==> run D: inputs <==
==> flow/design.v <==
module segdec(input logic [3:0] in, output logic [6:0] out);
	always_comb
	begin
		case (in)
			4'b0000 :
				out = 7'b0111111;  
			4'b0001 :
				out = 7'b0000110;  
			4'b0010 :
				out = 7'b1011011;  
			4'b0011 :
				out = 7'b1001111;  
			4'b0100 :
				out = 7'b1100110;  
			4'b0101 :
				out = 7'b1101101;  
			4'b0110 :
				out = 7'b1111100;  
			4'b0111 :
				out = 7'b0000111;  
			4'b1000 :
				out = 7'b1111111;  
			4'b1001 :
				out = 7'b1100111;  
			4'b1010 :
				out = 7'b1000000;
			default :
				out = 7'b0000000;
    		endcase
	end
endmodule
module bin_to_bcd(input logic [7:0] in, output logic [3:0][6:0] disp);
logic[3:0] sign_num, units, tens, hundreds;
logic[7:0] num;
logic sign;
always_comb
begin
	sign = in[$high(in)];
	if(sign)  
		num = 0 - in;
	else
		num = in;
	hundreds = num / 100;
	num = num - (hundreds)*100;  
	tens = num / 10;
	num = num - (tens)*10;  
	units = num;
end
always_comb
	if(sign)
		sign_num = 4'hA;
	else
		sign_num = 4'hF;
segdec signdec
(
	.in(sign_num),
	.out(disp[3])
);
segdec hundreddec
(
	.in(hundreds),
	.out(disp[2])
);
segdec tendec
(
	.in(tens),
	.out(disp[1])
);
segdec unitdec
(
	.in(units),
	.out(disp[0])
);
endmodule
module debounce #(parameter int COUNT=500000) (input logic clk, signal_in, output logic signal_out);
logic prev_signal;
int unsigned cnt;
always_ff @(posedge clk)
begin
	if(prev_signal != signal_in)
	begin
		cnt <= 0;  
	end
	else if(cnt >= COUNT)
	begin
		cnt <= 0;  
		signal_out <= signal_in;
	end
	else
	begin
		cnt <= cnt +1;
	end
	prev_signal <= signal_in;
end
endmodule
module read_sm(input logic clk, reset_n, handshake, run, output logic read, done);
enum {HALT, WAIT_1, WAIT_0, DONE} state;
always_ff @(posedge clk, negedge reset_n)
begin
	if(!reset_n)
	begin
		state <= HALT;
		read <= 0;
	end
	else
	begin
		read <= 0;
		unique case(state)
			HALT : if(run) state <= WAIT_1;
			WAIT_1 :
			begin
				if(handshake)
				begin
					state <= WAIT_0;
					read <= '1;  
				end
			end
			WAIT_0 : if(!handshake) state <= DONE;
			DONE : state <= HALT;
		endcase
	end
end
always_comb
	if(state == DONE)
		done = 1;
	else
		done = 0;
endmodule
module sm(input logic clk, input logic [10-1:0] SW, input logic [8-1:0] re_res, im_res, output logic [8-1:0] LED, output logic [8-1:0] re_a, im_a, re_q, im_q);
typedef enum {REAL_A, IMAG_A, REAL_Q, IMAG_Q, DISP_REAL, DISP_IMAG} stateType;
stateType state;
logic reset_n;
logic handshake;
logic [8-1:0] data_in;
always_comb
begin
	reset_n = SW[$high(SW)];
	handshake = SW[$high(SW) -1];
	data_in =  SW[$high(SW) -2 : $low(SW)];
end
logic read_run, read_trigger, read_done;
read_sm re_sm0
(
	.clk(clk),
	.reset_n(reset_n),
	.handshake(handshake),
	.run(read_run),
	.read(read_trigger),
	.done(read_done)
);
always_comb
	read_run = (state == REAL_A) || (state == IMAG_A) || (state == REAL_Q) || (state == IMAG_Q);
always_ff @(posedge clk, negedge reset_n)
begin
	if(!reset_n)
		state <= REAL_A;
	else
	begin
		unique case(state)
			REAL_A: if(read_done) state <= IMAG_A;
			IMAG_A: if(read_done) state <= REAL_Q;
			REAL_Q: if(read_done) state <= IMAG_Q;
			IMAG_Q: if(read_done) state <= DISP_REAL;
			DISP_REAL : if(handshake == 1) state <= DISP_IMAG;
			DISP_IMAG : if(handshake == 0) state <= REAL_A;
		endcase
	end
end
always_ff @(posedge clk)
begin
	if(read_trigger)
	begin
		unique case(state)
			REAL_A: re_a <= data_in;
			IMAG_A: im_a <= data_in;
			REAL_Q: re_q <= data_in;
			IMAG_Q: im_q <= data_in;
			default: ;
		endcase
	end
end
always_comb
begin
	if(state == DISP_REAL)
		LED = re_res;
	else if(state == DISP_IMAG)
		LED = im_res;
	else
		LED = '0;
end
endmodule
module mult(input logic signed [(2*8 -1)-1:0] re_x, im_x, re_y, im_y, output logic signed [2*(2*8 -1)-1:0] re_z, im_z);
logic signed [(2*8 -1)-1:0] a,b,c,d;
always_comb
begin
	a = re_x;
	b = im_x;
	c = re_y;
	d = im_y;
end
logic signed [2*(2*8 -1)-1:0] ac, bd, ad, bc;
always_comb
begin
	ac = a*c;
	bd = b*d;
	ad = a*d;
	bc = b*c;
	re_z = ac - bd;
	im_z = ad + bc;
end
endmodule
module cmplx_mult(
input logic clk,
input logic [10-1:0] switches,
output logic [8-1:0] LED,
output logic [6:0] HEX0,
output logic [6:0] HEX1,
output logic [6:0] HEX2,
output logic [6:0] HEX3,
output logic [6:0] HEX4,
output logic [6:0] HEX5,
output logic [6:0] HEX6,
output logic [6:0] HEX7);
logic [8-1:0] re_a, im_a, re_q, im_q;
logic [8-1:0] re_res, im_res;
logic [10-1:0] SW;
always_comb
	SW[$high(SW)-2:$low(SW)] = switches[$high(switches)-2:$low(switches)];
debounce #(.COUNT(1000)) db0
(
	.clk(clk),
	.signal_in(switches[$high(switches)]),
	.signal_out(SW[$high(SW)])
);
debounce #(.COUNT(1000)) db1
(
	.clk(clk),
	.signal_in(switches[$high(switches)-1]),
	.signal_out(SW[$high(SW)-1])
);
sm sm0 (.*);
logic signed [(2*8 -1)-1:0] re_x, im_x, re_y, im_y;
logic signed [2*(2*8 -1)-1:0] re_z, im_z;
localparam INPUT_SHIFT = (2*8 -1) - 8;
localparam OUTPUT_LOW = 2*INPUT_SHIFT -1;
localparam OUTPUT_HIGH = OUTPUT_LOW + 8 -1;
always_comb
begin
	re_x = $signed(re_a);
	im_x = $signed(im_a);
	re_y = $signed(re_q) << INPUT_SHIFT;
	im_y = $signed(im_q) << INPUT_SHIFT;
	re_res = re_z[OUTPUT_HIGH : OUTPUT_LOW];
	im_res = im_z[OUTPUT_HIGH : OUTPUT_LOW];
end
mult mult0
(.*);
logic [3:0][6:0] sw_hex;
always_comb
begin
	HEX0 = ~ sw_hex[0];  
	HEX1 = ~ sw_hex[1];  
	HEX2 = ~ sw_hex[2];  
	HEX3 = ~ sw_hex[3];  
end
bin_to_bcd sw_disp
(
	.in(SW[7:0]),
	.disp(sw_hex)
);
logic [3:0][6:0] led_hex;
always_comb
begin
	HEX4 = ~ led_hex[0];  
	HEX5 = ~ led_hex[1];  
	HEX6 = ~ led_hex[2];  
	HEX7 = ~ led_hex[3];  
end
bin_to_bcd led_disp
(
	.in(LED),
	.disp(led_hex)
);
endmodule
==> flow/run.sh <==
#!/bin/bash
# the make line also repeats each setting of config.mk as NAME=value (left out here)
make -C /OpenROAD-flow-scripts/flow DESIGN_CONFIG=/design/flow/config.mk WORK_HOME=/design/flow/orfs CLKGATE_MAP_FILE= finish
==> flow/config.mk <==
export PLATFORM = sky130hd
export DESIGN_NAME = cmplx_mult
export DESIGN_NICKNAME = cmplx_mult
export VERILOG_FILES = /design/flow/design.v
export SDC_FILE = /design/flow/constraint.sdc
export NUM_CORES = 4
export LEC_CHECK = 0
export ABC_AREA = 0
export CAP_MARGIN = 20
export CORE_MARGIN = 2
export CORE_UTILIZATION = 72
export CTS_CLUSTER_DIAMETER = 391
export CTS_CLUSTER_SIZE = 99
export PLACE_DENSITY = 0.89
export SLEW_MARGIN = 10
==> flow/constraint.sdc <==
create_clock -name core_clock -period 20.0 [get_ports {clk}]
set_input_delay 4.0000 -clock core_clock [delete_from_list [all_inputs] [get_ports {clk}]]
set_output_delay 4.0000 -clock core_clock [all_outputs]
set_load 0.01 [all_outputs]
==> run G: changes against run D <==
ABC_AREA = default   (was 0)
CELL_PAD_IN_SITES_DETAIL_PLACEMENT = 1   (was default)
CORE_UTILIZATION = 40   (was 72)
CTS_CLUSTER_DIAMETER = default   (was 391)
CTS_CLUSTER_SIZE = default   (was 99)
PLACE_DENSITY = default   (was 0.89)
SLEW_MARGIN = 0   (was 10)
==> run M: changes against run D <==
ABC_AREA = 1   (was 0)
CORE_UTILIZATION = 40   (was 72)
==> run R: changes against run D <==
ABC_AREA = default   (was 0)
CORE_UTILIZATION = 58   (was 72)
CTS_CLUSTER_DIAMETER = default   (was 391)
CTS_CLUSTER_SIZE = default   (was 99)
PLACE_DENSITY = 0.6   (was 0.89)
SLEW_MARGIN = 20   (was 10)
==> flow/constraint.sdc (replaced) <==
create_clock -name core_clock -period 11.1 [get_ports {clk}]
set_input_delay 2.2200 -clock core_clock [delete_from_list [all_inputs] [get_ports {clk}]]
set_output_delay 2.2200 -clock core_clock [all_outputs]
set_load 0.01 [all_outputs]
==> results <==
metric	run G	run D	run R	run M
Result of the run	complete, no violations	complete, no violations	finished with violations	complete, no violations
Layout check failures	-	-	setup timing	-
Number of logic gates	1,309	1,309	1,309	1,519
Launching point of the worst reg2reg path	db1.cnt[29]$_SDFF_PP0_	db1.cnt[11]$_SDFF_PP0_	db1.cnt[27]$_SDFF_PP0_	db1.cnt[0]$_SDFF_PP0_
FA/HA/MAJ Cells, Area Fraction	0.384	0.384	0.384	0.363
Final weighted congestion in routability-driven placement	0.837	0.868	0.900	0.935
Post-placement cell count	2,366	2,120	2,559	2,916
Drt first-iter violations	431	787	816	914
Met2 routing resource usage after global routing	0.356	0.536	0.554	0.303
Pin slew with the least headroom to its limit	0.863 ns	1.00 ns	0.538 ns	0.778 ns
Met3 layer usage reported by global route	0.0139	0.0380	0.0377	0.0268
Accumulated negative setup slack	0 ns	0 ns	-35.94 ns	0 ns
Relative slew slack	0.424	0.331	0.638	0.481
Tot GR Track Use	0.193	0.309	0.304	0.172
Global-route wire length before repair	65,300 microns	59,500 microns	70,100 microns	62,600 microns
